$ cat design/flow/config.mk
export PLATFORM = sky130hd
export DESIGN_NAME = AHBPERIPH
export DESIGN_NICKNAME = AHBPERIPH
export VERILOG_FILES = /design/flow/design.v
export SDC_FILE = /design/flow/constraint.sdc
export NUM_CORES = 4
export LEC_CHECK = 0
export CAP_MARGIN = 25
export CORE_MARGIN = 2
export CORE_UTILIZATION = 72
export CTS_CLUSTER_DIAMETER = 359
export CTS_CLUSTER_SIZE = 13
export PLACE_DENSITY_LB_ADDON = 0.27
export SETUP_SLACK_MARGIN = 0.59
export SLEW_MARGIN = 20
$ cat design/flow/constraint.sdc
create_clock -name core_clock -period 4.08 [get_ports {HCLK}]
set_input_delay 0.8160 -clock core_clock [delete_from_list [all_inputs] [get_ports {HCLK}]]
set_output_delay 0.8160 -clock core_clock [all_outputs]
set_load 0.01 [all_outputs]
$ cat design/flow/design.v
module AHBDCD(
  input wire [31:0] HADDR,
  output wire HSEL_S0,
  output wire HSEL_S1,
  output wire HSEL_S2,
  output wire HSEL_S3,
  output wire HSEL_S4,
  output wire HSEL_S5,
  output wire HSEL_S6,
  output wire HSEL_S7,
  output wire HSEL_S8,
  output wire HSEL_S9,
  output wire HSEL_NOMAP,
  output reg [3:0] MUX_SEL
    );
reg [15:0] dec;
assign HSEL_S0 = dec[0];    
assign HSEL_S1 = dec[1];    
assign HSEL_S2 = dec[2];    
assign HSEL_S3 = dec[3];    
assign HSEL_S4 = dec[4];    
assign HSEL_S5 = dec[5];    
assign HSEL_S6 = dec[6];    
assign HSEL_S7 = dec[7];    
assign HSEL_S8 = dec[8];    
assign HSEL_S9 = dec[9];    
assign HSEL_NOMAP = dec[15];  
always@*
begin
  case(HADDR[31:24])
    8'h00: 						 
      begin
        dec = 16'b0000_0000_00000001;
        MUX_SEL = 4'b0000;
      end
    8'h50: 						 
      begin
        dec = 16'b0000_0000_0000_0010;
        MUX_SEL = 4'b0001;
      end
    8'h51: 						 
      begin
        dec =16'b0000_0000_0000_0100;
        MUX_SEL = 4'b0010;
      end   
    8'h52:  					 
      begin
        dec = 16'b0000_0000_0000_1000;
        MUX_SEL = 4'b0011;
      end
    8'h53: 						 
      begin
        dec = 16'b0000_0000_0001_0000;
        MUX_SEL = 4'b0100;
      end
    8'h54:						 
      begin
        dec = 16'b0000_0000_0010_0000;
        MUX_SEL = 4'b0101;
      end
    8'h55:						 
      begin
        dec = 16'b0000_0000_0100_0000;
        MUX_SEL = 4'b0110;
      end
    8'h56:						 
      begin
        dec = 16'b0000_0000_1000_0000;
        MUX_SEL = 4'b0111;
      end
    8'h57: 						 
      begin
        dec = 16'b0000_0001_0000_0000;
        MUX_SEL = 4'b1000;
      end
    8'h58:						 
      begin
        dec = 16'b0000_0010_0000_0000;
        MUX_SEL = 4'b1001;
      end
    default:  
      begin
        dec = 16'b1000_0000_00000000;
        MUX_SEL = 4'b1111;
      end
  endcase
end
endmodule
module AHBMUX(
  input wire HCLK,
  input wire HRESETn,
  input wire [3:0] MUX_SEL,
  input wire [31:0] HRDATA_S0,		
  input wire [31:0] HRDATA_S1,
  input wire [31:0] HRDATA_S2,
  input wire [31:0] HRDATA_S3,
  input wire [31:0] HRDATA_S4,
  input wire [31:0] HRDATA_S5,
  input wire [31:0] HRDATA_S6,
  input wire [31:0] HRDATA_S7,
  input wire [31:0] HRDATA_S8,
  input wire [31:0] HRDATA_S9,
  input wire [31:0] HRDATA_NOMAP,
  input wire HREADYOUT_S0,
  input wire HREADYOUT_S1,
  input wire HREADYOUT_S2,
  input wire HREADYOUT_S3,
  input wire HREADYOUT_S4,
  input wire HREADYOUT_S5,
  input wire HREADYOUT_S6,
  input wire HREADYOUT_S7,
  input wire HREADYOUT_S8,
  input wire HREADYOUT_S9,
  input wire HREADYOUT_NOMAP,
  output reg HREADY,
  output reg [31:0] HRDATA
);
  reg [3:0] APHASE_MUX_SEL;			 
  always@ (posedge HCLK or negedge HRESETn)
  begin
    if(!HRESETn)
      APHASE_MUX_SEL <= 4'h0;
    else if(HREADY)						 
      APHASE_MUX_SEL <= MUX_SEL;
  end
  always@*
  begin
    case(APHASE_MUX_SEL)
      4'b0000: begin						 
        HRDATA = HRDATA_S0;
        HREADY = HREADYOUT_S0;
      end
      4'b0001: begin
        HRDATA = HRDATA_S1;
        HREADY = HREADYOUT_S1;
      end
      4'b0010: begin
        HRDATA = HRDATA_S2;
        HREADY = HREADYOUT_S2;
      end
      4'b0011: begin
        HRDATA = HRDATA_S3;
        HREADY = HREADYOUT_S3;
      end
      4'b0100: begin
        HRDATA = HRDATA_S4;
        HREADY = HREADYOUT_S4;
      end
      4'b0101: begin
        HRDATA = HRDATA_S5;
        HREADY = HREADYOUT_S5;
      end
      4'b0110: begin
        HRDATA = HRDATA_S6;
        HREADY = HREADYOUT_S6;
      end
      4'b0111: begin
        HRDATA = HRDATA_S7;
        HREADY = HREADYOUT_S7;
      end
      4'b1000: begin
        HRDATA = HRDATA_S8;
        HREADY = HREADYOUT_S8;
      end
      4'b1001: begin
        HRDATA = HRDATA_S9;
        HREADY = HREADYOUT_S9;
      end
      default: begin            
        HRDATA = HRDATA_NOMAP;
        HREADY = HREADYOUT_NOMAP;
      end
    endcase
  end
endmodule
module BAUDGEN
(
  input wire clk,
  input wire resetn,
  input wire write_enable,
  input wire [15:0] divisor,
  output wire baudtick
);
reg [21:0] count_reg;
wire [21:0] count_next;
reg [15:0] count_div;
always @ (posedge clk, negedge resetn)
  begin
    if(!resetn) begin
      count_reg <= 0;
      count_div <= 16'd162;
    end 
    else if (write_enable) begin
      count_div <= (divisor == 16'd326) ? {16'd326} :
                   (divisor == 16'd162) ? {16'd162} :
                   (divisor == 16'd81) ?  {16'd81} :
                   (divisor == 16'd54) ?  {16'd54} :
                   (divisor == 16'd27) ?  {16'd27} :
                                          {16'd162} ;
      count_reg  <= 0;
    end                                         
    else
      count_reg <= count_next;
end
assign count_next = ((count_reg == count_div) ? 0 : count_reg + 1'b1);
assign baudtick = ((count_reg == count_div) ? 1'b1 : 1'b0);
endmodule
module FIFO #(parameter DWIDTH=8, AWIDTH=1)
(
  input wire clk,
  input wire resetn,
  input wire rd,
  input wire wr,
  input wire [DWIDTH-1:0] w_data,
  output wire empty,
  output wire full,
  output wire [DWIDTH-1:0] r_data
);
  reg [DWIDTH-1:0] array_reg [2**AWIDTH-1:0];
  reg [AWIDTH-1:0] w_ptr_reg;
  reg [AWIDTH-1:0] w_ptr_next;
  reg [AWIDTH-1:0] w_ptr_succ;
  reg [AWIDTH-1:0] r_ptr_reg;
  reg [AWIDTH-1:0] r_ptr_next;
  reg [AWIDTH-1:0] r_ptr_succ;
  reg full_reg;
  reg empty_reg;
  reg full_next;
  reg empty_next;
  wire w_en;
  always @ (posedge clk)
    if(w_en)
    begin
      array_reg[w_ptr_reg] <= w_data;
    end
  assign r_data = array_reg[r_ptr_reg];   
  assign w_en = wr & ~full_reg;           
  always @ (posedge clk, negedge resetn)
  begin
    if(!resetn)
      begin
        w_ptr_reg <= 0;
        r_ptr_reg <= 0;
        full_reg <= 1'b0;
        empty_reg <= 1'b1;
      end
    else
      begin
        w_ptr_reg <= w_ptr_next;
        r_ptr_reg <= r_ptr_next;
        full_reg <= full_next;
        empty_reg <= empty_next;
      end
  end
  always @*
  begin
    w_ptr_succ = w_ptr_reg + 1;
    r_ptr_succ = r_ptr_reg + 1;
    w_ptr_next = w_ptr_reg;
    r_ptr_next = r_ptr_reg;
    full_next = full_reg;
    empty_next = empty_reg;
    case({w_en,rd})
      2'b01:
        if(~empty_reg)
          begin
            r_ptr_next = r_ptr_succ;
            full_next = 1'b0;
            if (r_ptr_succ == w_ptr_reg)
              empty_next = 1'b1;
          end
      2'b10:
        if(~full_reg)
          begin
            w_ptr_next = w_ptr_succ;
            empty_next = 1'b0;
            if (w_ptr_succ == r_ptr_reg)
              full_next = 1'b1;
          end
      2'b11:
        begin
          w_ptr_next = w_ptr_succ;
          r_ptr_next = r_ptr_succ;
        end
    endcase
  end
  assign full = full_reg;
  assign empty = empty_reg;
endmodule
module UART_TX(
  input wire clk,
  input wire resetn,
  input wire tx_start,        
  input wire b_tick,           
  input wire [7:0] d_in,       
  input wire parity_en,
  input wire parity_odd,
  output reg tx_done,          
  output wire tx               
  );
  localparam [2:0] idle_st   = 3'b000;
  localparam [2:0] start_st  = 3'b001;
  localparam [2:0] data_st   = 3'b010;
  localparam [2:0] parity_st = 3'b011;
  localparam [2:0] stop_st   = 3'b100;
  reg [2:0] current_state;
  reg [2:0] next_state;
  reg [3:0] b_reg;           
  reg [3:0] b_next;
  reg [2:0] count_reg;       
  reg [2:0] count_next;
  reg [7:0] data_reg;        
  reg [7:0] data_next;
  reg tx_reg;                
  reg tx_next;
  reg parity_reg;
  reg parity_next;
  always @(posedge clk, negedge resetn)
  begin
    if(!resetn)
      begin
        current_state <= idle_st;
        b_reg <= 0;
        count_reg <= 0;
        data_reg <= 0;
        tx_reg <= 1'b1;
        parity_reg <= 1'b0;
      end
    else
      begin
        current_state <= next_state;
        b_reg <= b_next;
        count_reg <= count_next;
        data_reg <= data_next;
        tx_reg <= tx_next;
        parity_reg <= parity_next;
      end
  end
  always @*
  begin
    next_state = current_state;
    tx_done = 1'b0;
    b_next = b_reg;
    count_next = count_reg;
    data_next = data_reg;
    tx_next = tx_reg;
    parity_next = parity_reg;
    case(current_state)
      idle_st:
      begin
        tx_next = 1'b1;
        if(tx_start)
        begin
          next_state = start_st;
          b_next = 0;
          data_next = d_in;
          parity_next = parity_en ? (parity_odd ? ~(^d_in) : ^d_in) : 1'b0;
        end
      end
      start_st:  
      begin
        tx_next = 1'b0;
        if(b_tick)
          if(b_reg==15)
            begin
              next_state = data_st;
              b_next = 0;
              count_next = 0;
            end
          else
            b_next = b_reg + 1;
      end
      data_st:  
      begin
        tx_next = data_reg[0];
        if(b_tick)
          if(b_reg == 15)
            begin
              b_next = 0;
              data_next = data_reg >> 1;
              if(count_reg == 7)     
                next_state = parity_en ? parity_st : stop_st;
              else
                count_next = count_reg + 1;
            end
          else
            b_next = b_reg + 1;
      end
      parity_st:  
      begin
        tx_next = parity_reg;
        if(b_tick)
          if(b_reg == 15)
            begin
              next_state = stop_st;
              b_next = 0;
            end
          else
            b_next = b_reg + 1;
      end
      stop_st:  
      begin
        tx_next = 1'b1;
        if(b_tick)
          if(b_reg == 15)    
            begin
              next_state = idle_st;
              tx_done = 1'b1;
            end
          else
            b_next = b_reg + 1;
      end
    endcase
  end
  assign tx = tx_reg;
endmodule
module UART_RX(
  input wire clk,
  input wire resetn,
  input wire b_tick,         
  input wire rx,             
  input wire parity_en,
  input wire parity_odd,
  output reg parity_err,
  output reg rx_done,        
  output wire [7:0] dout     
  );
  localparam [2:0] idle_st   = 3'b000;
  localparam [2:0] start_st  = 3'b001;
  localparam [2:0] data_st   = 3'b010;
  localparam [2:0] parity_st = 3'b011;
  localparam [2:0] stop_st   = 3'b100;
  reg [2:0] current_state;
  reg [2:0] next_state;
  reg [3:0] b_reg;  
  reg [3:0] b_next;
  reg [2:0] count_reg;  
  reg [2:0] count_next;
  reg [7:0] data_reg;  
  reg [7:0] data_next;
  reg parity_err_next;
  always @ (posedge clk, negedge resetn)
  begin
    if(!resetn)
      begin
        current_state <= idle_st;
        b_reg <= 0;
        count_reg <= 0;
        data_reg <=0;
        parity_err <= 1'b0;
      end
    else
      begin
        current_state <= next_state;
        b_reg <= b_next;
        count_reg <= count_next;
        data_reg <= data_next;
        parity_err <= parity_err_next;
      end
  end
  always @*
  begin
    next_state = current_state;
    b_next = b_reg;
    count_next = count_reg;
    data_next = data_reg;
    rx_done = 1'b0;
    parity_err_next = parity_err;
    case(current_state)
      idle_st:
        if(~rx)
          begin
            next_state = start_st;
            b_next = 0;
          end
      start_st:
        if(b_tick)
          if(b_reg == 7)
            begin
              next_state = data_st;
              b_next = 0;
              count_next = 0;
            end
          else
            b_next = b_reg + 1'b1;
      data_st:
        if(b_tick)
          if(b_reg == 15)
            begin
              b_next = 0;
              data_next = {rx, data_reg [7:1]};
              if(count_next == 7)  
                next_state = parity_en ? parity_st : stop_st;
              else
                count_next = count_reg + 1'b1;
            end
          else
            b_next = b_reg + 1;
      parity_st:
        if (b_tick)
          if (b_reg == 15)
            begin
              b_next = 0;
              if (parity_odd)
              begin
                if (rx == ^data_reg)  
                  parity_err_next = 1'b1;
                else
                  parity_err_next = 1'b0;
              end 
              else
              begin
                if (rx == ^data_reg)
                  parity_err_next = 1'b0;
                else
                  parity_err_next = 1'b1;
              end
              next_state = stop_st;
            end 
          else 
            b_next = b_reg + 1;
      stop_st:
        if(b_tick)
          if(b_reg == 15)  
            begin
              next_state = idle_st;
              rx_done = 1'b1;
            end
          else
           b_next = b_reg + 1;
    endcase
  end
  assign dout = data_reg;
endmodule
module AHBUART(
  input wire         HCLK,
  input wire         HRESETn,
  input wire  [31:0] HADDR,
  input wire  [1:0]  HTRANS,
  input wire  [31:0] HWDATA,
  input wire         HWRITE,
  input wire         HREADY,
  output wire        HREADYOUT,
  output wire [31:0] HRDATA,
  input wire         HSEL,
  input wire         RsRx,   
  output wire        RsTx,   
  output wire uart_irq   
);
  localparam DATA_ADDR = 8'h00;
  localparam BAUD_ADDR = 8'h04;
  localparam PARITY_ADDR = 8'h08;
  localparam STATUS_ADDR = 8'h0C;
  wire [7:0] uart_wdata;  
  wire [7:0] uart_rdata;
  wire uart_wr;
  wire uart_rd;
  wire [7:0] tx_data;
  wire [7:0] rx_data;
  wire [7:0] status;
  wire tx_full;
  wire tx_empty;
  wire rx_full;
  wire rx_empty;
  wire tx_done;
  wire rx_done;
  wire b_tick;
  reg [1:0] last_HTRANS;
  reg [31:0] last_HADDR;
  reg last_HWRITE;
  reg last_HSEL;
  reg [15:0] BAUD_DIVISOR;
  reg w_baudgen;
  reg [7:0] PARITY_REGISTER;
  wire uart_parity_err;
  always@ (posedge HCLK)
  begin
    if(HREADY)
    begin
      last_HTRANS <= HTRANS;
      last_HWRITE <= HWRITE;
      last_HSEL <= HSEL;
      last_HADDR <= HADDR;
    end
  end
  assign HREADYOUT = ~tx_full;
  assign uart_wr = last_HTRANS[1] & last_HWRITE & last_HSEL & (last_HADDR[7:0]==8'h00);
  assign uart_rd = last_HTRANS[1] & ~last_HWRITE & last_HSEL & (last_HADDR[7:0]==8'h00);
  always @(posedge HCLK, negedge HRESETn)
  begin
    if(!HRESETn)
      begin
        BAUD_DIVISOR <= 16'd326;  
        PARITY_REGISTER <= 16'd0;
        w_baudgen <= 1'b0;
      end
    else if(last_HTRANS[1] & last_HWRITE & last_HSEL &  last_HADDR[7:0] == BAUD_ADDR & HREADYOUT)
      begin
        BAUD_DIVISOR <= HWDATA[15:0];
        w_baudgen <= 1'b1;
      end
    else if(last_HTRANS[1] & last_HWRITE & last_HSEL &  last_HADDR[7:0] == PARITY_ADDR)
      begin
        PARITY_REGISTER <= HWDATA[15:0];
      end
    else
      begin
        w_baudgen <= 1'b0;
      end
  end
  assign uart_wdata = HWDATA[7:0];
  assign HRDATA = (last_HADDR[7:0] == DATA_ADDR) ? {24'h000000, uart_rdata} :
                  (last_HADDR[7:0] == BAUD_ADDR) ? {16'h0000, BAUD_DIVISOR} :
                  (last_HADDR[7:0] == PARITY_ADDR) ? {16'h0000, PARITY_REGISTER} :
                  (last_HADDR[7:0] == STATUS_ADDR) ? {24'h000000, status} :
                  32'h00000000;
  assign status = {5'b00000, tx_full, rx_empty, uart_parity_err};  
  assign uart_irq = ~rx_empty; 
  BAUDGEN uBAUDGEN(
    .clk(HCLK),
    .resetn(HRESETn),
    .write_enable(w_baudgen),
    .divisor(BAUD_DIVISOR),
    .baudtick(b_tick)
  );
  FIFO  
   #(.DWIDTH(8), .AWIDTH(4))
	uFIFO_TX 
  (
    .clk(HCLK),
    .resetn(HRESETn),
    .rd(tx_done),
    .wr(uart_wr),
    .w_data(uart_wdata[7:0]),
    .empty(tx_empty),
    .full(tx_full),
    .r_data(tx_data[7:0])
  );
  FIFO 
   #(.DWIDTH(8), .AWIDTH(4))
	uFIFO_RX(
    .clk(HCLK),
    .resetn(HRESETn),
    .rd(uart_rd),
    .wr(rx_done),
    .w_data(rx_data[7:0]),
    .empty(rx_empty),
    .full(rx_full),
    .r_data(uart_rdata[7:0])
  );
  UART_RX uUART_RX(
    .clk(HCLK),
    .resetn(HRESETn),
    .b_tick(b_tick),
    .rx(RsRx),
    .parity_en(PARITY_REGISTER[1]),
    .parity_odd(PARITY_REGISTER[0]),
    .parity_err(uart_parity_err),
    .rx_done(rx_done),
    .dout(rx_data[7:0])
  );
  UART_TX uUART_TX(
    .clk(HCLK),
    .resetn(HRESETn),
    .tx_start(!tx_empty),
    .b_tick(b_tick),
    .d_in(tx_data[7:0]),
    .parity_en(PARITY_REGISTER[1]),
    .parity_odd(PARITY_REGISTER[0]),
    .tx_done(tx_done),
    .tx(RsTx)
  );
endmodule
module prescaler(
  input wire inclk,
  input wire resetn,
  output wire outclk
    );
reg [3:0] counter;
always @(posedge inclk, negedge resetn)
  if (!resetn)
    counter <= 4'b0000;
  else
    counter <= counter + 1'b1;
assign outclk = counter == 4'b1111;
endmodule
module AHBTIMER(
	input wire HCLK,
	input wire HRESETn,
  input wire [31:0] HADDR,
  input wire [31:0] HWDATA,
  input wire [1:0] HTRANS,
  input wire HWRITE,
  input wire HSEL,
  input wire HREADY,
  input wire capture_event,
  output wire [31:0] HRDATA,
	output wire HREADYOUT,
	output wire PWM_OUT,
  output reg timer_irq
);
  localparam [7:0] LDADDR = 8'h00;    
  localparam [7:0] VALADDR = 8'h04;   
  localparam [7:0] CTLADDR = 8'h08;   
  localparam [7:0] CLRADDR = 8'h0C;   
  localparam [7:0] CMPADDR = 8'h10;
  localparam [7:0] CAPTADDR = 8'h14; 
  localparam [2:0] FREE_RUN = 3'b000;
  localparam [2:0] PERIODIC = 3'b001;
  localparam [2:0] COMPARE  = 3'b010;
  localparam [2:0] PWM      = 3'b011;
  localparam [2:0] CAPTURE  = 3'b100;
  localparam st_idle = 1'b0;
  localparam st_count = 1'b1;
  reg current_state;
  reg next_state;
  reg [31:0] value_next;
  reg timer_irq_next;
  reg t_out_next;
  reg [31:0] cap_val_next;
  reg last_HWRITE;
  reg [31:0] last_HADDR;
  reg last_HSEL;
  reg [1:0] last_HTRANS;
  reg [4:0] control;
  reg [31:0] load;
  reg clear;
  reg [31:0] value;
  reg [31:0] cmp_val;
  reg [31:0] cap_val;
  reg t_out;
  wire enable;
  wire [2:0] mode;
  wire clk16;        
  wire timerclk;
  prescaler uprescaler16(
    .inclk(HCLK),
    .resetn(HRESETn),
    .outclk(clk16)
  );
  assign HREADYOUT = 1'b1;  
  always @(posedge HCLK)
    if(HREADY)
      begin
        last_HWRITE <= HWRITE;
        last_HSEL <= HSEL;
        last_HADDR <= HADDR;
        last_HTRANS <= HTRANS;
      end
  assign timerclk = ((control[4]) ? clk16 : 1'b1);   
  assign enable = control[0];
  assign mode = (control[3:1] == FREE_RUN) ? FREE_RUN :
                (control[3:1] == PERIODIC) ? PERIODIC :
                (control[3:1] == COMPARE)  ? COMPARE  :
                (control[3:1] == PWM)      ? PWM      :
                (control[3:1] == CAPTURE)  ? CAPTURE  :
                FREE_RUN;
  always @(posedge HCLK, negedge HRESETn)
    if(!HRESETn)
      control <= 5'b00000;
    else if(last_HWRITE & last_HSEL & last_HTRANS[1])
      if(last_HADDR[7:0] == CTLADDR)
        control <= HWDATA[4:0];
  always @(posedge HCLK, negedge HRESETn)
    if(!HRESETn)
      load <= 32'h0000_0000;
    else if(last_HWRITE & last_HSEL & last_HTRANS[1])
      if(last_HADDR[7:0] == LDADDR)
        load <= HWDATA;
  always @(posedge HCLK, negedge HRESETn)
    if(!HRESETn)
      cmp_val <= 32'h0000_0000;
    else if(last_HWRITE & last_HSEL & last_HTRANS[1])
      if(last_HADDR[7:0] == CMPADDR)
        cmp_val <= HWDATA;
  always @(posedge HCLK, negedge HRESETn)
    if(!HRESETn)
      clear <= 1'b0;
    else if(last_HWRITE & last_HSEL & last_HTRANS[1])
      if(last_HADDR[7:0] == CLRADDR)
        clear <= HWDATA[0];
  always @(posedge HCLK, negedge HRESETn)
    if(!HRESETn)
      timer_irq <= 1'b0;
    else
      timer_irq <= timer_irq_next;
  always @(posedge HCLK, negedge HRESETn)
    if(!HRESETn)
      begin
        current_state <= st_idle;
        value <= 32'h0000_0000;
        t_out <= 1'b1;
        cap_val <= 32'h0000_0000;
      end
    else
      begin
        value <= value_next;
        current_state <= next_state;
        t_out <= t_out_next;
        cap_val <= cap_val_next;
      end
  always @*
  begin
    next_state = current_state;
    value_next = value;
    t_out_next = t_out;
    cap_val_next = cap_val;
    timer_irq_next = (clear) ? 0 : timer_irq;
    case(current_state)
      st_idle:
        if(enable && timerclk)
            begin
              value_next = load;
              next_state = st_count;
              t_out_next = 1'b1;
            end
      st_count:
        if(enable && timerclk)
        begin
          case(mode)
            FREE_RUN: begin
                        if (value == 32'h0000_0000)
                          begin
                            timer_irq_next = 1;
                          end
                        value_next = value - 1;
                      end
            PERIODIC: begin
                        if (value == 32'h0000_0000)
                          begin
                            timer_irq_next = 1;
                            value_next = load;
                          end
                        else
                          value_next = value - 1;
                      end
            COMPARE: begin
                        if (value == cmp_val)
                          begin
                            timer_irq_next = 1;
                            value_next = load;
                          end
                        else
                          value_next = value - 1;
                      end
            PWM: begin
                   if (value == cmp_val)
                     begin
                       timer_irq_next = 1;
                       t_out_next = 1'b0;
                       value_next = value - 1;
                     end
                    else if (value == 32'h0000_0000)
                      begin
                        timer_irq_next = 1;
                        t_out_next = 1'b1;
                        value_next = load;
                      end
                   else
                     value_next = value - 1;
                 end
            CAPTURE: begin
                 if(capture_event)
                   begin
                     cap_val_next = value;
                     timer_irq_next = 1;
                   end
                   value_next = value - 1;
                end
            default: begin
                       value_next = value - 1;
                     end
          endcase
        end
    endcase
  end
  assign HRDATA = (last_HADDR[7:0] == LDADDR) ? load :
                  (last_HADDR[7:0] == VALADDR) ? value :
                  (last_HADDR[7:0] == CTLADDR) ? control :
                  (last_HADDR[7:0] == CMPADDR) ? cmp_val :
                  (last_HADDR[7:0] == CAPTADDR) ? cap_val :
                   32'h0000_0000;
  assign PWM_OUT = t_out;
endmodule
module AHBGPIO(
  input wire HCLK,
  input wire HRESETn,
  input wire [31:0] HADDR,
  input wire [1:0] HTRANS,
  input wire [31:0] HWDATA,
  input wire HWRITE,
  input wire HSEL,
  input wire HREADY,
  input wire [15:0] GPIOIN,
  output wire HREADYOUT,
  output wire [31:0] HRDATA,
  output wire [15:0] GPIOOUT,
  output wire gpio_irq   
  );
  localparam [7:0] gpio_data_addr = 8'h00;
  localparam [7:0] gpio_dir_addr  = 8'h04;
  localparam [7:0] gpio_mask_addr = 8'h08;
  reg [15:0] gpio_dataout;
  reg [15:0] gpio_datain;
  reg [15:0] gpio_dir;
  reg [15:0] gpio_data_next;
  reg [15:0] gpio_mask;
  reg [31:0] last_HADDR;
  reg [1:0] last_HTRANS;
  reg last_HWRITE;
  reg last_HSEL;
  integer i;
  assign HREADYOUT = 1'b1;
  always @(posedge HCLK)
  begin
    if(HREADY)
    begin
      last_HADDR <= HADDR;
      last_HTRANS <= HTRANS;
      last_HWRITE <= HWRITE;
      last_HSEL <= HSEL;
    end
  end
  always @(posedge HCLK, negedge HRESETn)
  begin
    if(!HRESETn)
    begin
      gpio_mask <= 16'h0000;
    end
    else if ((last_HADDR[7:0] == gpio_mask_addr) & last_HSEL & last_HWRITE & last_HTRANS[1])
      gpio_mask <= HWDATA[15:0];
  end
  always @(posedge HCLK, negedge HRESETn)
  begin
    if(!HRESETn)
    begin
      gpio_dir <= 16'h0000;
    end
    else if ((last_HADDR[7:0] == gpio_dir_addr) & last_HSEL & last_HWRITE & last_HTRANS[1])
      gpio_dir <= HWDATA[15:0];
  end
  always @(posedge HCLK, negedge HRESETn)
  begin
    if(!HRESETn)
    begin
      gpio_dataout <= 16'h0000;
    end
    else if ((last_HADDR[7:0] == gpio_data_addr) & last_HSEL & last_HWRITE & last_HTRANS[1])
      gpio_dataout <= ((gpio_dataout & ~(gpio_mask & gpio_dir)) | (HWDATA[15:0] & (gpio_mask & gpio_dir)));
  end
  always @(posedge HCLK, negedge HRESETn)
  begin
    if (!HRESETn)
      gpio_datain <= 16'h0000;
    else begin
      for(i=0; i<16; i=i+1)
      begin
        if(gpio_dir[i] == 1'b1)
          gpio_datain[i] <= gpio_dataout[i];
        else
          gpio_datain[i] <= GPIOIN[i];
      end
    end
  end  
  reg [15:0] prev_GPIOIN;
  reg        gpio_irq_reg;
  always @(posedge HCLK, negedge HRESETn)
  begin
    if (!HRESETn) begin
      prev_GPIOIN  <= 16'h0000;
      gpio_irq_reg <= 1'b0;
    end
    else begin
      if ((GPIOIN & ~gpio_dir) != (prev_GPIOIN & ~gpio_dir))
        gpio_irq_reg <= 1'b1;
      else
        gpio_irq_reg <= 1'b0;
      prev_GPIOIN <= GPIOIN;
    end
  end
  assign gpio_irq = gpio_irq_reg;
  assign HRDATA[31:16] = 16'h0000;
  assign HRDATA[15:0] = gpio_datain;  
  assign GPIOOUT = gpio_dataout;
endmodule
module AHB7SEGDEC(
  input wire HCLK,
  input wire HRESETn,
  input wire [31:0] HADDR,
  input wire [31:0] HWDATA,
  input wire [1:0] HTRANS,
  input wire HWRITE,
  input wire HSEL,
  input wire HREADY,
  output [31:0] HRDATA,
  output HREADYOUT,
  output [6:0] seg,
  output [3:0] an,
  output dp
  );
  localparam [7:0] DIGIT1_ADDR = 4'h0;
  localparam [7:0] DIGIT2_ADDR = 4'h4;
  localparam [7:0] DIGIT3_ADDR = 4'h8;
  localparam [7:0] DIGIT4_ADDR = 4'hC;
  localparam [7:0] DISP_ADDR = 8'h10;
  reg last_HWRITE;
  reg [31:0] last_HADDR;
  reg last_HSEL;
  reg [1:0] last_HTRANS;
  reg [7:0] DIGIT1;
  reg [7:0] DIGIT2;
  reg [7:0] DIGIT3; 
  reg [7:0] DIGIT4;
  reg DISP;
  assign HREADYOUT = 1'b1;  
  always @(posedge HCLK)
    if(HREADY)
      begin
        last_HWRITE <= HWRITE;
        last_HSEL <= HSEL;
        last_HADDR <= HADDR;
        last_HTRANS <= HTRANS;
      end
  always @(posedge HCLK, negedge HRESETn)
  begin
    if(!HRESETn)
	 begin
      DIGIT1 <= 7'b0_0101;
		DIGIT2 <= 7'b0_1110;
		DIGIT3 <= 7'b0_0000;
		DIGIT4 <= 7'b0_0001;
        DISP <= 1'b0;
	 end
    else if(last_HWRITE & last_HSEL & last_HTRANS[1])
	 begin
		if(last_HADDR[7:0] == DIGIT1_ADDR)
        	DIGIT1 <= HWDATA[7:0];
		else if(last_HADDR[7:0] == DIGIT2_ADDR)
			DIGIT2 <= HWDATA[7:0];
		else if(last_HADDR[7:0] == DIGIT3_ADDR)
			DIGIT3 <= HWDATA[7:0];
		else if(last_HADDR[7:0] == DIGIT4_ADDR)
			DIGIT4 <= HWDATA[7:0];
    else if(last_HADDR[7:0] == DISP_ADDR)
			DISP <= HWDATA[7:0];
	  end
	end
  assign HRDATA = (last_HADDR[7:0] == DIGIT1_ADDR) ? {24'h000_0000,DIGIT1} :
                  (last_HADDR[7:0] == DIGIT2_ADDR) ? {24'h000_0000,DIGIT2} :
                  (last_HADDR[7:0] == DIGIT3_ADDR) ? {24'h000_0000,DIGIT3} :
                  (last_HADDR[7:0] == DIGIT4_ADDR) ? {24'h000_0000,DIGIT4} :
                  (last_HADDR[7:0] == DISP_ADDR)   ? {31'h000_0000,DISP}   :
                   32'h0000_0000;
  reg [31:0] counter;
  reg [3:0] ring;
  wire [7:0] code;
  wire [6:0] seg_out;
  assign seg = ~seg_out;
  assign an = ~ring;
  always @(posedge HCLK or negedge HRESETn)
  begin
	if(!HRESETn)
		counter <= 32'h0000_0000;
	else
		counter <= counter + 1'b1;
  end
  always @(posedge HCLK or negedge HRESETn)
  begin
	if(!HRESETn)
		ring <= 4'b0001;
	else if (counter[15:0] == 16'h7FFF)
		ring <= {ring[2:0],ring[3]};
  end
  assign code =
	(ring == 4'b0001) ? DIGIT1[7:0] :
	(ring == 4'b0010) ? DIGIT2[7:0] :
	(ring == 4'b0100) ? DIGIT3[7:0] :
	(ring == 4'b1000) ? DIGIT4[7:0] :
		4'b1110;
	assign dp = ~code[7];
parameter A      = 7'b0000001;
parameter B      = 7'b0000010;
parameter C      = 7'b0000100;
parameter D      = 7'b0001000;
parameter E      = 7'b0010000;
parameter F      = 7'b0100000;
parameter G      = 7'b1000000;
wire [6:0] hex_decoded;
assign hex_decoded =
    (code[6:0] == 7'h0) ? (A|B|C|D|E|F) :
    (code[6:0] == 7'h1) ? (B|C) :
    (code[6:0] == 7'h2) ? (A|B|G|E|D) :
    (code[6:0] == 7'h3) ? (A|B|C|D|G) :
    (code[6:0] == 7'h4) ? (F|B|G|C) :
    (code[6:0] == 7'h5) ? (A|F|G|C|D) : 
    (code[6:0] == 7'h6) ? (A|F|G|C|D|E) :
    (code[6:0] == 7'h7) ? (A|B|C) :
    (code[6:0] == 7'h8) ? (A|B|C|D|E|F|G) :
    (code[6:0] == 7'h9) ? (A|B|C|D|F|G) :
    (code[6:0] == 7'ha) ? (A|F|B|G|E|C) :
    (code[6:0] == 7'hb) ? (F|G|C|D|E) :
    (code[6:0] == 7'hc) ? (A|F|E|D) :
    (code[6:0] == 7'hd) ? (B|C|D|E|G) :
    (code[6:0] == 7'he) ? (A|F|G|E|D) :
    (code[6:0] == 7'hf) ? (A|F|G|E) : 7'b000_0000;
wire [6:0] decimal_decoded;
assign decimal_decoded =
    (code[6:0] == 7'h0) ? (A|B|C|D|E|F) :
    (code[6:0] == 7'h1) ? (B|C) :
    (code[6:0] == 7'h2) ? (A|B|G|E|D) :
    (code[6:0] == 7'h3) ? (A|B|C|D|G) :
    (code[6:0] == 7'h4) ? (F|B|G|C) :
    (code[6:0] == 7'h5) ? (A|F|G|C|D) :
    (code[6:0] == 7'h6) ? (A|F|G|C|D|E) :
    (code[6:0] == 7'h7) ? (A|B|C) :
    (code[6:0] == 7'h8) ? (A|B|C|D|E|F|G) :
    (code[6:0] == 7'h9) ? (A|B|C|D|F|G) :
    7'b000_0000;    
assign seg_out = (DISP) ? decimal_decoded : hex_decoded;
endmodule
module AHBPERIPH(
  input  wire        HCLK,
  input  wire        HRESETn,
  input  wire [31:0] HADDR,
  input  wire [1:0]  HTRANS,
  input  wire        HWRITE,
  input  wire [31:0] HWDATA,
  output wire [31:0] HRDATA,
  output wire        HREADY,
  input  wire        RsRx,
  output wire        RsTx,
  input  wire        capture_event,
  output wire        PWM_OUT,
  input  wire [15:0] GPIOIN,
  output wire [15:0] GPIOOUT,
  output wire [6:0]  seg,
  output wire        dp,
  output wire [3:0]  an,
  output wire        uart_irq,
  output wire        timer_irq,
  output wire        gpio_irq
);
  wire [3:0]  mux_sel;
  wire        hsel_uart, hsel_timer, hsel_gpio, hsel_7seg;
  wire [31:0] hrdata_uart, hrdata_timer, hrdata_gpio, hrdata_7seg;
  wire        hready_uart, hready_timer, hready_gpio, hready_7seg;
  AHBDCD uAHBDCD (
    .HADDR(HADDR),
    .HSEL_S0(),
    .HSEL_S1(),
    .HSEL_S2(hsel_uart),
    .HSEL_S3(hsel_timer),
    .HSEL_S4(hsel_gpio),
    .HSEL_S5(hsel_7seg),
    .HSEL_S6(),
    .HSEL_S7(),
    .HSEL_S8(),
    .HSEL_S9(),
    .HSEL_NOMAP(),
    .MUX_SEL(mux_sel)
  );
  AHBMUX uAHBMUX (
    .HCLK(HCLK),
    .HRESETn(HRESETn),
    .MUX_SEL(mux_sel),
    .HRDATA_S0(32'h0000_0000),
    .HRDATA_S1(32'h0000_0000),
    .HRDATA_S2(hrdata_uart),
    .HRDATA_S3(hrdata_timer),
    .HRDATA_S4(hrdata_gpio),
    .HRDATA_S5(hrdata_7seg),
    .HRDATA_S6(32'h0000_0000),
    .HRDATA_S7(32'h0000_0000),
    .HRDATA_S8(32'h0000_0000),
    .HRDATA_S9(32'h0000_0000),
    .HRDATA_NOMAP(32'hDEADBEEF),
    .HREADYOUT_S0(1'b1),
    .HREADYOUT_S1(1'b1),
    .HREADYOUT_S2(hready_uart),
    .HREADYOUT_S3(hready_timer),
    .HREADYOUT_S4(hready_gpio),
    .HREADYOUT_S5(hready_7seg),
    .HREADYOUT_S6(1'b1),
    .HREADYOUT_S7(1'b1),
    .HREADYOUT_S8(1'b1),
    .HREADYOUT_S9(1'b1),
    .HREADYOUT_NOMAP(1'b1),
    .HRDATA(HRDATA),
    .HREADY(HREADY)
  );
  AHBUART uAHBUART (
    .HCLK(HCLK),
    .HRESETn(HRESETn),
    .HADDR(HADDR),
    .HTRANS(HTRANS),
    .HWDATA(HWDATA),
    .HWRITE(HWRITE),
    .HREADY(HREADY),
    .HREADYOUT(hready_uart),
    .HRDATA(hrdata_uart),
    .HSEL(hsel_uart),
    .RsRx(RsRx),
    .RsTx(RsTx),
    .uart_irq(uart_irq)
  );
  AHB7SEGDEC uAHB7SEGDEC (
    .HCLK(HCLK),
    .HRESETn(HRESETn),
    .HADDR(HADDR),
    .HTRANS(HTRANS),
    .HWDATA(HWDATA),
    .HWRITE(HWRITE),
    .HREADY(HREADY),
    .HREADYOUT(hready_7seg),
    .HRDATA(hrdata_7seg),
    .HSEL(hsel_7seg),
    .seg(seg),
    .an(an),
    .dp(dp)
  );
  AHBTIMER uAHBTIMER (
    .HCLK(HCLK),
    .HRESETn(HRESETn),
    .HADDR(HADDR),
    .HTRANS(HTRANS),
    .HWDATA(HWDATA),
    .HWRITE(HWRITE),
    .HREADY(HREADY),
    .HREADYOUT(hready_timer),
    .HRDATA(hrdata_timer),
    .PWM_OUT(PWM_OUT),
    .HSEL(hsel_timer),
    .capture_event(capture_event),
    .timer_irq(timer_irq)
  );
  AHBGPIO uAHBGPIO (
    .HCLK(HCLK),
    .HRESETn(HRESETn),
    .HADDR(HADDR),
    .HWRITE(HWRITE),
    .HWDATA(HWDATA),
    .HTRANS(HTRANS),
    .HSEL(hsel_gpio),
    .HREADY(HREADY),
    .GPIOIN(GPIOIN),
    .HREADYOUT(hready_gpio),
    .HRDATA(hrdata_gpio),
    .GPIOOUT(GPIOOUT),
    .gpio_irq(gpio_irq)
  );
endmodule
$ cat design/flow/run.sh
#!/bin/bash
# the make line also repeats each setting of config.mk as NAME=value (left out here)
make -C /OpenROAD-flow-scripts/flow DESIGN_CONFIG=/design/flow/config.mk WORK_HOME=/design/flow/orfs CLKGATE_MAP_FILE= finish
==> results.sh, run 1 <==
# physical design summary
export IMPL_rsz0062_at_grt="true"
export IMPL_detail_route_antenna_nets=0
export IMPL_cp_slowest_stage_delay_ps=580
export IMPL_mux_share_pct=15.01
export IMPL_start_kind="register"
export IMPL_finClkSkew_ps=35.53
export IMPL_drv_slew=0
export IMPL_fin_cells=3133
export IMPL_pwr_share_comb_pct=8.0
export IMPL_power_density_nw_per_um2=388.6
export IMPL_yosysTopAreaCell="dfrtp_1"
export IMPL_top_cell="dfrtp_1"
export IMPL_netlist_top_cells_area="dfrtp_1 32%, edfxtp_1 27%, mux2_2 8.3%, mux4_2 5.6%, xnor2_1 3.3%"
export IMPL_path_delay_family="multiplexers"
export IMPL_synthXorXnorAreaFrac_pct=4.003
export IMPL_regToRegEndpoint="uAHBTIMER.value[4]$_DFFE_PN0P_"
export IMPL_avgSynthCellArea_um2=13.23
export IMPL_place_congestion=1.003
export IMPL_fin_crit_ps=3918
export IMPL_top_power_group="sequential cells"
export IMPL_slew_headroom_pct=30.72
export IMPL_grt_pass1_wl_um=133200
export IMPL_fin_crit_sh_pct=96.03
export IMPL_fin_nets=2654
export IMPL_place_inst=2916
export IMPL_fp_coreArea_um2=41850
export IMPL_grt_max_degree=95
export IMPL_rows=75
export IMPL_syn_nets=2407
export IMPL_power_mw=14.05
export IMPL_internal_power_mw=10.49
export IMPL_antenna_found_initial=1
export IMPL_grt_usage_pct=40.45
export IMPL_grt_overflow_total=0
export IMPL_n_fill_cell=1804
export IMPL_fp_utilization_pct=72.67
export IMPL_cp_endpoint="HRDATA[3]"
export IMPL_seqPwrFrac_pct=55.1
export IMPL_cp_end_kind="primary output"
export IMPL_drv_cap=0
export IMPL_die_w_um=209.5
export IMPL_design_area_um2=36140
export IMPL_cts_buffer_depth=3
export IMPL_flop_area_um2=18280
export IMPL_cts_made_buffers=57
export IMPL_htree_levels=2
export IMPL_warnings=52
export IMPL_netlist_area_um2=30410
export IMPL_synth_cell_types=72
export IMPL_die_y_um=209.5
export IMPL_cts_root_buffer="clkbuf_16"
export IMPL_seq_cell_power_mw=7.75
export IMPL_crit_fanout=5
export IMPL_finalSetupViolations=0
export IMPL_critPathKind="register to primary output"
export IMPL_hold_viol=0
export IMPL_io_buffer_count=135
export IMPL_rr_worst_depth=9
export IMPL_crit_chain="buf_12 -> buf_16 -> buf_8 -> mux4_2 -> mux4_2 -> nor2_4 -> o31ai_2 -> buf_2"
export IMPL_async_flop_share_pct=60.00
export IMPL_grt_pass1_vias=22410
export IMPL_hold_path_class="input pin to async pin"
export IMPL_ys_flops=675
export IMPL_syn2layout_area_growth_pct=18.85
export IMPL_dp_hpwl_um=52280
export IMPL_p_clk_share_pct=36.8
export IMPL_startpoint="uAHBUART.uFIFO_RX.r_ptr_reg[0]$_DFFE_PN0P_"
export IMPL_dr_total_vias=23190
export IMPL_synthCells=2299
export IMPL_ys_seq_share_pct=60.07
export IMPL_ys_warn_count=11
export IMPL_io_pins=153
export IMPL_via_per_inst=7.401
export IMPL_powerClk_mw=5.17
export IMPL_edf_count=270
export IMPL_reg2reg_slack_ps=550
export IMPL_path_buffers=4
export IMPL_ys_area_um2=30410
export IMPL_p_sw_share_pct=25.35
export IMPL_common_cells="384 x dfrtp_1, 270 x edfxtp_1, 224 x mux2_2"
export IMPL_placed_cell_area_um2=32550
export IMPL_simple_gate_share_pct=8.804
export IMPL_tns_ps=0
export IMPL_worst_pin_slew_ps=1034
export IMPL_cts_clk_slew_worst_paths_ps=70
export IMPL_ys_flop_type="dfrtp_1"
export IMPL_combGateArea_um2=12200
export IMPL_wire_per_inst_um=30.17
export IMPL_drt_pass1_iter_count=8
export IMPL_drtIter0Drc=3580
export IMPL_adder_share_pct=0.8639
export IMPL_cpMaxStageDelayCell="mux4_2"
export IMPL_clock_latency_ps=650
export IMPL_cpMostUsedCell="mux4_2"
export IMPL_worst_ep_required_time_ps=3260
export IMPL_r2r_start="uAHBTIMER.value[29]$_DFFE_PN0P_"
export IMPL_drc=0
export IMPL_ys_sh_aoi_pct=8.783
export IMPL_topCombFamilyByArea="multiplexers"
export IMPL_arrival_ps=3100
export IMPL_ys_cells=2299
export IMPL_max_clock_freq_ghz=0.2552
export IMPL_ir_worst_vdd_mv=0.4881
export IMPL_die_area_um2=43900
export IMPL_numClockSinks=675
export IMPL_cts_tree="done"
export IMPL_wl_um=94540
export IMPL_critical_path_cell_count=8
export IMPL_power_switching_mw=3.561
export IMPL_leakage_nw=13.76
export IMPL_status="timing/DRC/antenna clean"
export IMPL_pg_comb_mw=1.13
export IMPL_synth_top_cell_area_share_pct=31.60
final cells by class:
type	instances	share of cell area [%]
Tap cell	539	1.866
Multi-Input combinational cell	1433	33.74
Clock inverter	2	0.04846
Inverter	58	0.6162
Clock buffer	104	4.434
Antenna cell	1	0.006923
Sequential cell	675	50.56
Timing Repair Buffer	321	8.723
per-stage QoR:
stage          hold WS (ps)  worst slack (ps)  utilization [%]
2_1_floorplan         422.4             818.3                -
3_3_place_gp          435.3             329.0            77.72
3_5_place_dp          461.0             224.0            77.78
4_1_cts               163.2             285.3            83.90
5_1_grt               173.1             164.0            86.36
6_report              142.7             161.9            86.36
layer usage:
layer	routed length [µm]	up-vias	global-route usage, %
met1	32250	11380	53.24
met5	0	-	0
met3	11470	571	8.798
met2	44390	2134	64.80
met4	6419	0	20.40
li1	-	9099	-
what timing repair did:
action	in CTS	in global routing
setup buffers	56	43
gates cloned	5	4
endpoints found under the setup margin	80	240
pin swaps	34	64
hold buffers	0	0
resized	251	204
==> inputs of run 2 (changes only) <==
CAP_MARGIN = 15   (was 25)
CTS_CLUSTER_DIAMETER = 28   (was 359)
CTS_CLUSTER_SIZE = 40   (was 13)
MAX_ROUTING_LAYER = met4   (was not set)
PLACE_DENSITY = 0.6   (was not set)
PLACE_DENSITY_LB_ADDON = not set   (was 0.27)
SETUP_SLACK_MARGIN = 1.08   (was 0.59)
clock period = 4.14 ns   (was 4.08 ns; I/O delays follow)
==> run 2 against run 1 <==
Compared with the run above: die size stayed put; the flow now stops in global routing; area after synthesis stayed put; synthesized cell count did not move.
==> results.sh, run 2 <==
# yosys + openroad results
export IMPL_io_pins=153
export IMPL_edf_count=270
export IMPL_cts_made_buffers=138
export IMPL_adder_share_pct=0.8639
export IMPL_async_flop_share_pct=60.00
export IMPL_top_cell="dfrtp_1"
export IMPL_common_cells="384 x dfrtp_1, 270 x edfxtp_1, 224 x mux2_2"
export IMPL_die_area_um2=43900
export IMPL_die_y_um=209.5
export IMPL_netlist_area_um2=30410
export IMPL_hold_buffers=0
export IMPL_fp_coreArea_um2=41850
export IMPL_htree_levels=4
export IMPL_numClockSinks=675
export IMPL_ys_area_um2=30410
export IMPL_synth_cell_types=72
export IMPL_lastStage="global routing"
export IMPL_synth_top_cell_area_share_pct=31.60
export IMPL_place_congestion=0.9703
export IMPL_ys_warn_count=11
export IMPL_syn_nets=2407
export IMPL_topCombFamilyByArea="multiplexers"
export IMPL_io_buffer_count=135
export IMPL_cts_buffer_depth=3
export IMPL_status="stopped before the end"
export IMPL_cts_root_buffer="clkbuf_16"
export IMPL_ys_flops=675
export IMPL_ys_sh_aoi_pct=8.783
export IMPL_ys_flop_type="dfrtp_1"
export IMPL_die_w_um=209.5
export IMPL_ys_cells=2299
export IMPL_placed_cell_area_um2=32550
export IMPL_synthXorXnorAreaFrac_pct=4.003
export IMPL_avgSynthCellArea_um2=13.23
export IMPL_synthCells=2299
export IMPL_mux_share_pct=15.01
export IMPL_ys_seq_share_pct=60.07
export IMPL_yosysTopAreaCell="dfrtp_1"
export IMPL_dp_hpwl_um=50150
export IMPL_fp_utilization_pct=72.67
export IMPL_netlist_top_cells_area="dfrtp_1 32%, edfxtp_1 27%, mux2_2 8.3%, mux4_2 5.6%, xnor2_1 3.3%"
export IMPL_rows=75
export IMPL_simple_gate_share_pct=8.804
[run 2: what timing repair did]
| action | CTS |
|---|---|
| endpoints found under the hold margin | 0 |
| buffers inserted | 95 |
| cloned | 5 |
| pin swaps | 78 |
| setup endpoints to repair | 238 |
| gates resized | 412 |
[run 2: per-stage QoR]
| step | setup WS [ps] | utilization [%] | hold WS (ps) | instances |
|---|---|---|---|---|
| 3_3_place_gp | 355.1 | 77.77 | 434.1 | 2902 |
| 4_1_cts | 271.7 | 93.30 | 198.3 | 3253 |
| 2_1_floorplan | 1027 | - | 422.4 | 2299 |
| 3_5_place_dp | 291.9 | 77.76 | 446.8 | 2902 |
==> inputs of run 3 (changes only) <==
CAP_MARGIN = 20   (was 15)
CORE_MARGIN = 4   (was 2)
CORE_UTILIZATION = 40   (was 72)
CTS_CLUSTER_DIAMETER = not set   (was 28)
CTS_CLUSTER_SIZE = not set   (was 40)
HOLD_SLACK_MARGIN = 0.04   (was not set)
MAX_ROUTING_LAYER = not set   (was met4)
PLACE_DENSITY = not set   (was 0.6)
PLACE_DENSITY_LB_ADDON = 0.01   (was not set)
SETUP_SLACK_MARGIN = not set   (was 1.08)
TNS_END_PERCENT = 25   (was not set)
clock period = 10.0 ns   (was 4.14 ns; I/O delays follow)
==> run 3 against run 2 <==
Compared with the run above: the run now finishes clean; die size rose by 83%; area after synthesis stayed put; synthesized cell count unchanged.
==> results.sh, run 3 <==
# physical design summary
export IMPL_crit_fanout=24
export IMPL_place_inst=3318
export IMPL_r2r_start="uAHBUART.uBAUDGEN.count_reg[16]$_DFF_PN0_"
export IMPL_pg_comb_uw=416
export IMPL_cp_slowest_stage_delay_ps=650
export IMPL_tns_ps=0
export IMPL_path_delay_family="AND-OR/OR-AND gates"
export IMPL_via_per_inst=5.670
export IMPL_syn2layout_area_growth_pct=16.25
export IMPL_drv_cap=0
export IMPL_post_cts_buffers=0
export IMPL_place_congestion=0.8019
export IMPL_common_cells="384 x dfrtp_1, 270 x edfxtp_1, 224 x mux2_2"
export IMPL_fin_crit_sh_pct=65.16
export IMPL_ys_flops=675
export IMPL_synth_top_cell_area_share_pct=31.60
export IMPL_fin_nets=2538
export IMPL_grt_usage_pct=20.70
export IMPL_finClkSkew_ps=20.22
export IMPL_numClockSinks=675
export IMPL_cp_endpoint="HRDATA[0]"
export IMPL_cts_made_buffers=79
export IMPL_post_route_util_pct=47.17
export IMPL_power_density_nw_per_um2=180.1
export IMPL_clock_latency_ps=620
export IMPL_htree_levels=3
export IMPL_mux_share_pct=15.01
export IMPL_ys_sh_aoi_pct=8.783
export IMPL_adder_share_pct=0.8639
export IMPL_detail_route_antenna_nets=0
export IMPL_top_cell="dfrtp_1"
export IMPL_edf_count=270
export IMPL_worst_pin_slew_ps=1015
export IMPL_drtIter0Drc=1408
export IMPL_cp_end_kind="primary output"
export IMPL_wl_um=83980
export IMPL_netlist_area_um2=30410
export IMPL_antenna_found_initial=7
export IMPL_finalSetupViolations=0
export IMPL_arrival_ps=4520
export IMPL_fin_cells=3467
export IMPL_die_w_um=283.7
export IMPL_drv_slew=0
export IMPL_cts_tree="done"
export IMPL_rsz0062_at_grt="false"
export IMPL_power_switching_mw=1.530
export IMPL_yosysTopAreaCell="dfrtp_1"
export IMPL_startpoint="uAHB7SEGDEC.last_HADDR[2]$_DFFE_PN_"
export IMPL_async_flop_share_pct=60.00
export IMPL_seq_cell_power_mw=3.14
export IMPL_critPathKind="register to primary output"
export IMPL_path_buffers=2
export IMPL_design_area_um2=35350
export IMPL_hold_end="uAHBTIMER.uprescaler16.counter[0]$_DFF_PN0_"
export IMPL_power_mw=6.367
export IMPL_synth_cell_types=72
export IMPL_avgSynthCellArea_um2=13.23
export IMPL_cts_buffer_depth=3
export IMPL_max_clock_freq_ghz=0.1535
export IMPL_rows=100
export IMPL_crit_chain="nor4_1 -> nand2_1 -> buf_4 -> nand2_1 -> a221oi_1 -> a21oi_1 -> a2111oi_0 -> o21ai_0 -> clkdlybuf4s50_1"
export IMPL_fin_crit_ps=6516
export IMPL_grt_pass1_wl_um=128200
export IMPL_ys_cells=2299
export IMPL_die_area_um2=80510
export IMPL_topCombFamilyByArea="multiplexers"
export IMPL_fp_utilization_pct=40.58
export IMPL_grt_max_degree=162
export IMPL_dp_hpwl_um=55180
export IMPL_start_kind="register"
export IMPL_status="timing/DRC/antenna clean"
export IMPL_ys_seq_share_pct=60.07
export IMPL_ir_worst_vdd_mv=0.1592
export IMPL_n_fill_cell=6614
export IMPL_hold_viol=0
export IMPL_dr_total_vias=19660
export IMPL_slew_headroom_pct=32.37
export IMPL_warnings=52
export IMPL_p_clk_share_pct=44.1
export IMPL_critical_path_cell_count=9
export IMPL_placed_cell_area_um2=32830
export IMPL_pwr_share_comb_pct=6.5
export IMPL_wire_per_inst_um=24.22
export IMPL_hold_path_class="register to register"
export IMPL_rr_worst_depth=8
export IMPL_synthXorXnorAreaFrac_pct=4.003
export IMPL_worst_ep_required_time_ps=8000
export IMPL_worstHoldPathCells=1
export IMPL_grt_overflow_total=0
export IMPL_internal_power_mw=4.837
export IMPL_leakage_nw=13.29
export IMPL_die_y_um=283.7
export IMPL_p_sw_share_pct=24.03
export IMPL_fp_coreArea_um2=74950
export IMPL_synthCells=2299
export IMPL_cpMaxStageDelayCell="edfxtp_1"
export IMPL_drc=0
export IMPL_netlist_top_cells_area="dfrtp_1 32%, edfxtp_1 27%, mux2_2 8.3%, mux4_2 5.6%, xnor2_1 3.3%"
export IMPL_cpMostUsedCell="nand2_1"
export IMPL_worstHoldStart="uAHBTIMER.uprescaler16.counter[0]$_DFF_PN0_"
export IMPL_syn_nets=2407
export IMPL_grt_pass1_vias=20040
export IMPL_drt_pass1_iter_count=5
export IMPL_ctsResizeCount=0
export IMPL_reg2reg_slack_ps=6010
export IMPL_powerClk_mw=2.81
export IMPL_io_buffer_count=135
export IMPL_cts_clk_slew_worst_paths_ps=60
export IMPL_regToRegEndpoint="uAHBUART.uFIFO_RX.array_reg[11][7]$_DFFE_PP_"
export IMPL_cts_root_buffer="clkbuf_16"
export IMPL_seqPwrFrac_pct=49.4
export IMPL_simple_gate_share_pct=8.804
export IMPL_hold_buffers=0
export IMPL_ys_warn_count=11
export IMPL_top_power_group="sequential cells"
export IMPL_ys_flop_type="dfrtp_1"
export IMPL_ys_area_um2=30410
export IMPL_io_pins=153
run 3: metal layers:
layer  share of wire (%)  vias to the layer above  track usage [%]
li1                    -                     8911                -
met1                  48                    10130            30.93
met2                  45                      499            31.69
met3                 4.8                      115            3.590
met4                 2.2                        2            4.815
met5               0.021                        -                0
run 3: area by class of cell:
class,instances,area (µm²),share of cell area [%]
sequential,675,18270,51.68
antenna,1,2.502,0.007078
tap,969,1212,3.429
inverter,58,217.7,0.6158
clock inverter,37,340.3,0.9626
clock buffer,111,2180,6.165
multi-input combinational,1433,11400,32.25
timing repair buffer,183,1729,4.891
run 3: per-stage QoR:
step | setup slack [ps] | hold slack, ps
after floorplan | 5554 | 422.4
after global placement | 4159 | 435.5
after detailed placement | 4171 | 441.1
after CTS | 3486 | 450.3
after global routing | 3207 | 473.0
final | 3484 | 449.5
==> inputs of run 4 (changes only) <==
CORE_MARGIN = 2   (was 4)
HOLD_SLACK_MARGIN = not set   (was 0.04)
PLACE_DENSITY = 0.6   (was not set)
PLACE_DENSITY_LB_ADDON = not set   (was 0.01)
TNS_END_PERCENT = not set   (was 25)
clock period = 7.3 ns   (was 10.0 ns; I/O delays follow)
==> run 4 against run 3 <==
Compared with the run above: non-clock buffer count shrank 8; combinational power grew 36%; first-iteration DRC count is essentially flat; highest routed layer is now met4; register-to-register slack lost 2800 ps; final area is essentially flat; die size shrank 2.8%; via count grew 0.70%.
==> results.sh, run 4 <==
# physical design summary
export IMPL_fin_crit_ps=6195
export IMPL_rr_worst_depth=8
export IMPL_common_cells="384 x dfrtp_1, 270 x edfxtp_1, 224 x mux2_2"
export IMPL_numClockSinks=675
export IMPL_p_sw_share_pct=23.34
export IMPL_netlist_top_cells_area="dfrtp_1 32%, edfxtp_1 27%, mux2_2 8.3%, mux4_2 5.6%, xnor2_1 3.3%"
export IMPL_crit_fanout=14
export IMPL_grt_pass1_vias=20080
export IMPL_wire_per_inst_um=23.08
export IMPL_drtIter0Drc=1407
export IMPL_ys_flop_type="dfrtp_1"
export IMPL_p_clk_share_pct=44.8
export IMPL_die_w_um=279.7
export IMPL_worst_ep_required_time_ps=5840
export IMPL_ys_sh_aoi_pct=8.783
export IMPL_path_delay_family="simple AND/OR/NAND/NOR gates"
export IMPL_topCombFamilyByArea="multiplexers"
export IMPL_pg_comb_uw=565
export IMPL_reg2reg_slack_ps=3250
export IMPL_max_clock_freq_ghz=0.1614
export IMPL_ys_area_um2=30410
export IMPL_top_cell="dfrtp_1"
export IMPL_start_kind="register"
export IMPL_clock_latency_ps=620
export IMPL_worstHoldStart="uAHB7SEGDEC.counter[11]$_DFF_PN0_"
export IMPL_post_cts_buffers=0
export IMPL_cp_endpoint="HRDATA[1]"
export IMPL_cts_clk_slew_worst_paths_ps=60
export IMPL_dp_hpwl_um=52770
export IMPL_critPathKind="register to primary output"
export IMPL_warnings=54
export IMPL_netlist_area_um2=30410
export IMPL_grt_usage_pct=20.39
export IMPL_io_buffer_count=135
export IMPL_avgSynthCellArea_um2=13.23
export IMPL_die_area_um2=78250
export IMPL_critical_path_cell_count=9
export IMPL_via_per_inst=5.733
export IMPL_ys_seq_share_pct=60.07
export IMPL_status="timing/DRC/antenna clean"
export IMPL_drt_pass1_iter_count=5
export IMPL_seq_cell_power_mw=4.30
export IMPL_top_power_group="sequential cells"
export IMPL_seqPwrFrac_pct=48.8
export IMPL_rsz0062_at_grt="false"
export IMPL_syn2layout_area_growth_pct=16.21
export IMPL_pwr_share_comb_pct=6.4
export IMPL_adder_share_pct=0.8639
export IMPL_powerClk_mw=3.94
export IMPL_drv_cap=0
export IMPL_synth_cell_types=72
export IMPL_slew_headroom_pct=31.05
export IMPL_fp_utilization_pct=40.24
export IMPL_mux_share_pct=15.01
export IMPL_finClkSkew_ps=18.31
export IMPL_power_switching_mw=2.057
export IMPL_arrival_ps=4730
export IMPL_cpMaxStageDelayCell="nor4_1"
export IMPL_die_y_um=279.7
export IMPL_path_buffers=2
export IMPL_n_antenna_cell=0
export IMPL_synthCells=2299
export IMPL_io_pins=153
export IMPL_hold_path_class="register to register"
export IMPL_pre_cts_ws_ps=1875
export IMPL_drc=0
export IMPL_ys_warn_count=11
export IMPL_fp_coreArea_um2=75570
export IMPL_synthXorXnorAreaFrac_pct=4.003
export IMPL_cts_tree="done"
export IMPL_regToRegEndpoint="uAHBUART.uFIFO_RX.array_reg[15][3]$_DFFE_PP_"
export IMPL_antenna_found_initial=1
export IMPL_power_density_nw_per_um2=249.3
export IMPL_synth_top_cell_area_share_pct=31.60
export IMPL_cts_made_buffers=74
export IMPL_cts_buffer_depth=3
export IMPL_cts_root_buffer="clkbuf_16"
export IMPL_ys_cells=2299
export IMPL_dr_total_vias=19800
export IMPL_crit_chain="nor4_1 -> nand3_1 -> nor2_1 -> buf_4 -> a221oi_1 -> o22ai_1 -> a211oi_1 -> o21ai_0 -> clkdlybuf4s50_1"
export IMPL_tns_ps=0
export IMPL_rows=101
export IMPL_finalSetupViolations=0
export IMPL_worstHoldPathCells=1
export IMPL_hold_end="uAHB7SEGDEC.counter[11]$_DFF_PN0_"
export IMPL_ctsResizeCount=0
export IMPL_grt_overflow_total=0
export IMPL_detail_route_antenna_nets=0
export IMPL_place_congestion=0.8325
export IMPL_htree_levels=3
export IMPL_hold_viol=0
export IMPL_syn_nets=2407
export IMPL_fin_crit_sh_pct=84.86
export IMPL_ir_worst_vdd_mv=0.2319
export IMPL_fin_nets=2525
export IMPL_drv_slew=0
export IMPL_ys_flops=675
export IMPL_place_inst=3319
export IMPL_fin_cells=3453
export IMPL_leakage_nw=13.27
export IMPL_internal_power_mw=6.756
export IMPL_grt_max_degree=151
export IMPL_async_flop_share_pct=60.00
export IMPL_grt_pass1_wl_um=122500
export IMPL_cp_end_kind="primary output"
export IMPL_edf_count=270
export IMPL_post_route_util_pct=46.77
export IMPL_worst_pin_slew_ps=1030
export IMPL_hold_buffers=0
export IMPL_r2r_start="uAHBUART.uBAUDGEN.count_reg[16]$_DFF_PN0_"
export IMPL_wl_um=79710
export IMPL_cp_slowest_stage_delay_ps=780
export IMPL_startpoint="uAHB7SEGDEC.last_HADDR[7]$_DFFE_PN_"
export IMPL_setup_ws_ps=1105
export IMPL_yosysTopAreaCell="dfrtp_1"
export IMPL_simple_gate_share_pct=8.804
-- run 4: metrics by stage --
stage | total power, mW | hold slack (ps) | area, µm²
floorplan | 4.642 | 422.4 | 30410
global placement | 4.917 | 434.0 | 32780
detailed placement | 4.943 | 451.1 | 32780
CTS | 8.896 | 459.8 | 35340
global route | 9.131 | 469.9 | 35340
finish | 8.813 | 458.4 | 35340
-- run 4: routing by layer --
metal | track usage, % | routed length [µm]
met3 | 3.136 | 4410
met5 | 0 | 0
met2 | 32.73 | 37600
met4 | 5.210 | 1464
met1 | 29.05 | 36230
-- run 4: area by class of cell --
type | instances | area (µm²)
Clock buffer | 100 | 2093
Fill cell | 6591 | 40230
Sequential cell | 675 | 18270
Tap cell | 978 | 1224
Timing Repair Buffer | 175 | 1663
Multi-Input combinational cell | 1433 | 11410
Inverter | 58 | 217.7
Clock inverter | 34 | 467.9
==> inputs of run 5 (changes only) <==
CORE_UTILIZATION = 68   (was 40)
CTS_CLUSTER_DIAMETER = 359   (was not set)
CTS_CLUSTER_SIZE = 13   (was not set)
clock period = 5.37 ns   (was 7.3 ns; I/O delays follow)
==> run 5 against run 4 <==
Compared with the run above: worst setup slack got worse by 890 ps; hold slack got worse by 5.2 ps; global-route usage rose by 12 points; still clean; total power rose by 18%; critical path type unchanged.
==> results.sh, run 5 <==
# physical design summary
export IMPL_r2r_start="uAHBUART.uBAUDGEN.count_reg[16]$_DFF_PN0_"
export IMPL_path_buffers=1
export IMPL_netlist_top_cells_area="dfrtp_1 32%, edfxtp_1 27%, mux2_2 8.3%, mux4_2 5.6%, xnor2_1 3.3%"
export IMPL_fin_crit_sh_pct=95.97
export IMPL_n_fill_cell=2727
export IMPL_rows=77
export IMPL_power_density_nw_per_um2=306.2
export IMPL_io_buffer_count=135
export IMPL_clock_latency_ps=620
export IMPL_drtIter0Drc=2123
export IMPL_detail_route_antenna_nets=0
export IMPL_wire_per_inst_um=24.53
export IMPL_rr_worst_depth=7
export IMPL_crit_chain="nor4b_1 -> a21oi_1 -> o21ai_0 -> o21ai_1 -> nand2_1 -> a221oi_1 -> o21ai_0 -> clkdlybuf4s50_1"
export IMPL_cts_root_buffer="clkbuf_16"
export IMPL_topCombFamilyByArea="multiplexers"
export IMPL_pg_comb_uw=766
export IMPL_seqPwrFrac_pct=56.1
export IMPL_post_cts_buffers=0
export IMPL_hold_viol=0
export IMPL_drc=0
export IMPL_grt_usage_pct=32.78
export IMPL_crit_fanout=11
export IMPL_finClkSkew_ps=11.42
export IMPL_powerClk_mw=3.81
export IMPL_cts_buffer_depth=3
export IMPL_fp_coreArea_um2=44220
export IMPL_hold_buffers=0
export IMPL_fp_utilization_pct=68.77
export IMPL_ys_area_um2=30410
export IMPL_max_clock_freq_ghz=0.1940
export IMPL_worst_pin_slew_ps=1024
export IMPL_ys_seq_share_pct=60.07
export IMPL_cp_end_kind="primary output"
export IMPL_grt_overflow_total=0
export IMPL_yosysTopAreaCell="dfrtp_1"
export IMPL_setup_ws_ps=216.3
export IMPL_n_antenna_cell=0
export IMPL_dp_hpwl_um=49390
export IMPL_cp_slowest_stage_delay_ps=790
export IMPL_netlist_area_um2=30410
export IMPL_cts_clk_slew_worst_paths_ps=60
export IMPL_top_power_group="sequential cells"
export IMPL_dr_total_vias=20130
export IMPL_numClockSinks=675
export IMPL_ys_flops=675
export IMPL_htree_levels=2
export IMPL_synthXorXnorAreaFrac_pct=4.003
export IMPL_async_flop_share_pct=60.00
export IMPL_internal_power_mw=7.948
export IMPL_status="timing/DRC/antenna clean"
export IMPL_edf_count=270
export IMPL_worst_ep_required_time_ps=4300
export IMPL_regToRegEndpoint="uAHBUART.uFIFO_RX.array_reg[12][5]$_DFFE_PP_"
export IMPL_finalSetupViolations=0
export IMPL_via_per_inst=6.610
export IMPL_tns_ps=0
export IMPL_ys_cells=2299
export IMPL_synthCells=2299
export IMPL_syn2layout_area_growth_pct=11.84
export IMPL_grt_max_degree=134
export IMPL_drt_pass1_iter_count=5
export IMPL_slew_headroom_pct=31.73
export IMPL_synth_cell_types=72
export IMPL_hold_path_class="input pin to async pin"
export IMPL_cpMaxStageDelayCell="nor4b_1"
export IMPL_ir_worst_vdd_mv=0.3585
export IMPL_p_sw_share_pct=23.68
export IMPL_pre_cts_ws_ps=967.5
export IMPL_ys_sh_aoi_pct=8.783
export IMPL_power_switching_mw=2.466
export IMPL_critical_path_cell_count=8
export IMPL_fin_crit_ps=5154
export IMPL_die_w_um=215.5
export IMPL_cpMostUsedCell="o21ai_0"
export IMPL_die_y_um=215.5
export IMPL_grt_pass1_wl_um=116300
export IMPL_mux_share_pct=15.01
export IMPL_ys_warn_count=11
export IMPL_grt_pass1_vias=20020
export IMPL_syn_nets=2407
export IMPL_synth_top_cell_area_share_pct=31.60
export IMPL_common_cells="384 x dfrtp_1, 270 x edfxtp_1, 224 x mux2_2"
export IMPL_drv_slew=0
export IMPL_p_clk_share_pct=36.6
export IMPL_ys_flop_type="dfrtp_1"
export IMPL_path_delay_family="AND-OR/OR-AND gates"
export IMPL_leakage_nw=12.85
export IMPL_start_kind="register"
export IMPL_warnings=58
export IMPL_rsz0062_at_grt="false"
export IMPL_simple_gate_share_pct=8.804
export IMPL_arrival_ps=4080
export IMPL_antenna_found_initial=1
export IMPL_critPathKind="register to primary output"
export IMPL_cts_made_buffers=57
export IMPL_cp_endpoint="seg[6]"
export IMPL_cts_tree="done"
export IMPL_io_pins=153
export IMPL_startpoint="uAHB7SEGDEC.ring[1]$_DFFE_PN0N_"
export IMPL_top_cell="dfrtp_1"
export IMPL_avgSynthCellArea_um2=13.23
export IMPL_pwr_share_comb_pct=7.4
export IMPL_adder_share_pct=0.8639
export IMPL_reg2reg_slack_ps=1640
export IMPL_holdWs_ps=453.2
export IMPL_place_congestion=0.9118
export IMPL_die_area_um2=46430
export IMPL_fin_nets=2517
export IMPL_wl_um=74710
export IMPL_drv_cap=0
export IMPL_seq_cell_power_mw=5.84
export IMPL_ctsResizeCount=0
==> run 5: per-stage QoR <==
stage | utilization (%) | cells | cell area [µm²] | total power, mW
after CTS | 76.92 | 3046 | 34020 | 10.46
final | 76.92 | 3046 | 34020 | 10.41
after global routing | 76.92 | 3046 | 34020 | 10.78
after floorplan | - | 2299 | 30410 | 6.310
after detailed placement | 73.24 | 2942 | 32390 | 6.699
after global placement | 73.24 | 2942 | 32390 | 6.653
==> run 5: layer usage <==
metal	global-route usage, %	vias to the layer above	part of all wire (%)
li1	-	8813	-
met1	46.18	10130	41
met2	50.61	1013	46
met3	6.920	173	8.6
met4	13.31	2	4.0
met5	0.6250	-	0.017
==> run 5: area by class of cell <==
cell class              instances  area (µm²)  area share, %
inverters                      58       217.7         0.6400
clock inverters                 3       37.54         0.1104
clock buffers                 101        1592          4.679
flip-flops and latches        675       18270          53.72
multi-input cells            1433       11400          33.53
well taps                     592       740.7          2.178
repair buffers                184        1752          5.150
No activity file was given, so power comes from the tool's default toggle rates.
